run 1:
## conv
module conv (
input [4:0] stride,
input  conv_enable, 
output reg [18:0] address1 , address2, write_address,
output reg end_reach, full_conv_end, dot_sum_end,
input clk,
input reset,
input [9:0] w1 ,h1,w2,h2,
output reg [9:0] width, height
  );
For scale: roughly 3500 cells after synthesis, roughly 130 I/O pins.
make LEC_CHECK=0 ABC_AREA=1 CAP_MARGIN=0 CORE_MARGIN=2 CORE_UTILIZATION=72 CTS_CLUSTER_DIAMETER=211 CTS_CLUSTER_SIZE=100 SLEW_MARGIN=20 TNS_END_PERCENT=10 finish   # period 5.9 ns
run.sh (not shown) runs the stock make flow with config.mk's settings and CLKGATE_MAP_FILE=.
Seen in the log of run 1: GRT-0116 during 5_1_grt, after which the run never completed.
What run 2 does differently from run 1 at the input level:
==> flow/config.mk <==
export PLATFORM = sky130hd
export DESIGN_NAME = conv
export DESIGN_NICKNAME = conv
export VERILOG_FILES = /design/flow/design.v
export SDC_FILE = /design/flow/constraint.sdc
export NUM_CORES = 4
export LEC_CHECK = 0
export CAP_MARGIN = 20
export CORE_MARGIN = 2
export CORE_UTILIZATION = 40
export SLEW_MARGIN = 20
==> flow/constraint.sdc <==
create_clock -name core_clock -period 11.0 [get_ports {clk}]
set_input_delay 2.2000 -clock core_clock [delete_from_list [all_inputs] [get_ports {clk}]]
set_output_delay 2.2000 -clock core_clock [all_outputs]
set_load 0.01 [all_outputs]
[summary]
Setup slack after placement for run 2 is higher than for run 1.
Going from run 1 to run 2, chip area in the Yosys report shrank by a few percent.
The count of standard-cell rows in run 1 is 0.74 times that in run 2.
Among run 1 and run 2, the run that stopped before the end is run 1, and it is the only one.
Flow for run 1 halted at 5_1_grt, error code GRT-0116.
Going from run 1 to run 2, die area moved up; average footprint of a synthesized cell went up.
Setup changes, run 2 to run 3
-- flow/config.mk --
<<< run 2, line 8
export CAP_MARGIN = 20
export CORE_MARGIN = 2
export CORE_UTILIZATION = 40
export SLEW_MARGIN = 20
>>> run 3, line 8
export CAP_MARGIN = 20
export CORE_MARGIN = 2
export CORE_UTILIZATION = 58
export CTS_CLUSTER_DIAMETER = 237
export CTS_CLUSTER_SIZE = 98
export SLEW_MARGIN = 20
[summary]
Comparing run 2 and run 3, proportion of power drawn by the clock network is higher on run 3.
Run comparison: run 2 critical path startpoint stride[1]; run 3 critical path startpoint stride[0]
Total wire length improves in run 3 relative to run 2.
Going from run 2 to run 3, total number of tap cells shrank by more than a quarter.
Of run 2 and run 3, the run reporting the higher combinational share of cell area was run 3.
Delta(final cell count, run 3 - run 2) < 0
The worst hold slack of run 3 was inferior to that of run 2.

========
conv again, from the RTL that the note above started with.
// conv
module conv (
input [4:0] stride,
input  conv_enable, 
output reg [18:0] address1 , address2, write_address,
output reg end_reach, full_conv_end, dot_sum_end,
input clk,
input reset,
input [9:0] w1 ,h1,w2,h2,
output reg [9:0] width, height
  );
make LEC_CHECK=0 CAP_MARGIN=0 CELL_PAD_IN_SITES_GLOBAL_PLACEMENT=0 CORE_ASPECT_RATIO=0.73 CORE_MARGIN=2 CORE_UTILIZATION=72 CTS_CLUSTER_DIAMETER=352 CTS_CLUSTER_SIZE=33 SETUP_SLACK_MARGIN=-0.76 SLEW_MARGIN=20 TNS_END_PERCENT=75 finish   # period 11.4 ns
The first run finished with setup timing left.
Change:
- CAP_MARGIN: 0 -> 20
- CELL_PAD_IN_SITES_GLOBAL_PLACEMENT: 0 -> unset
- CORE_ASPECT_RATIO: 0.73 -> unset
- CORE_UTILIZATION: 72 -> 11
- CTS_CLUSTER_DIAMETER: 352 -> unset
- CTS_CLUSTER_SIZE: 33 -> unset
- SETUP_SLACK_MARGIN: -0.76 -> unset
- TNS_END_PERCENT: 75 -> unset
- clock period: 11.4 -> 13.7 ns (I/O delays scaled with it)
Outcome: The changed run passed the timing, DRC and antenna checks; via count is lower by about 3%; worst setup slack improved by 1.3 ns; count of clock-buffer cells in the layout is lower by 2; design area increases by 11%.
Change:
- CORE_UTILIZATION: 11 -> 52
- clock period: 13.7 -> 10.6 ns (I/O delays scaled with it)
Outcome: The changed run ran to the end with no violations. Final area went down by 6.9%. Die area went down by about 80%. Flip-flop count does not change. Clock power went up by 21%. Power went up by about 36%. Via count barely changes.
Change:
- CORE_UTILIZATION: 52 -> 40
- clock period: 10.6 -> 5.94 ns (I/O delays scaled with it)
What happened: The changed run ran to the end with violations: setup timing. Sequential power rose by 78%. Clock-buffer cell count is unchanged. Die size increases by 29%. Synthesized cell count does not change. Final cell count goes up by about 18%. Wire length went up by 10%. Combinational power is higher by 130%.
Change:
- clock period: 5.94 -> 10.6 ns (I/O delays scaled with it)
After rerunning:
- With this change the flow ran to the end with no violations
- critical path depth decreases by 6
- area after synthesis stays the same
- power decreases by well over a third
- setup slack improved by 3.5 ns
- non-clock buffer count decreases by 456
- cell count decreases by roughly a tenth
Change:
- CORE_ASPECT_RATIO: unset -> 0.5
- CTS_CLUSTER_DIAMETER: unset -> 388
- CTS_CLUSTER_SIZE: unset -> 98
- clock period: 10.6 -> 11.0 ns (I/O delays scaled with it)
Worst setup slack is worse by 0.083 ns.
Clock-buffer cell count came out lower by 1.
Area after synthesis stays the same.
Power fell by 6.2%.
Core utilization shrinks by 0.29 points.
Final cell count decreases by 0.95%.
First-iteration DRC count rose by 4.3%.
Via count is lower by 2.1%.
Clock skew is higher by 0.0044 ns.
Power is estimated from default activity; no workload was simulated.
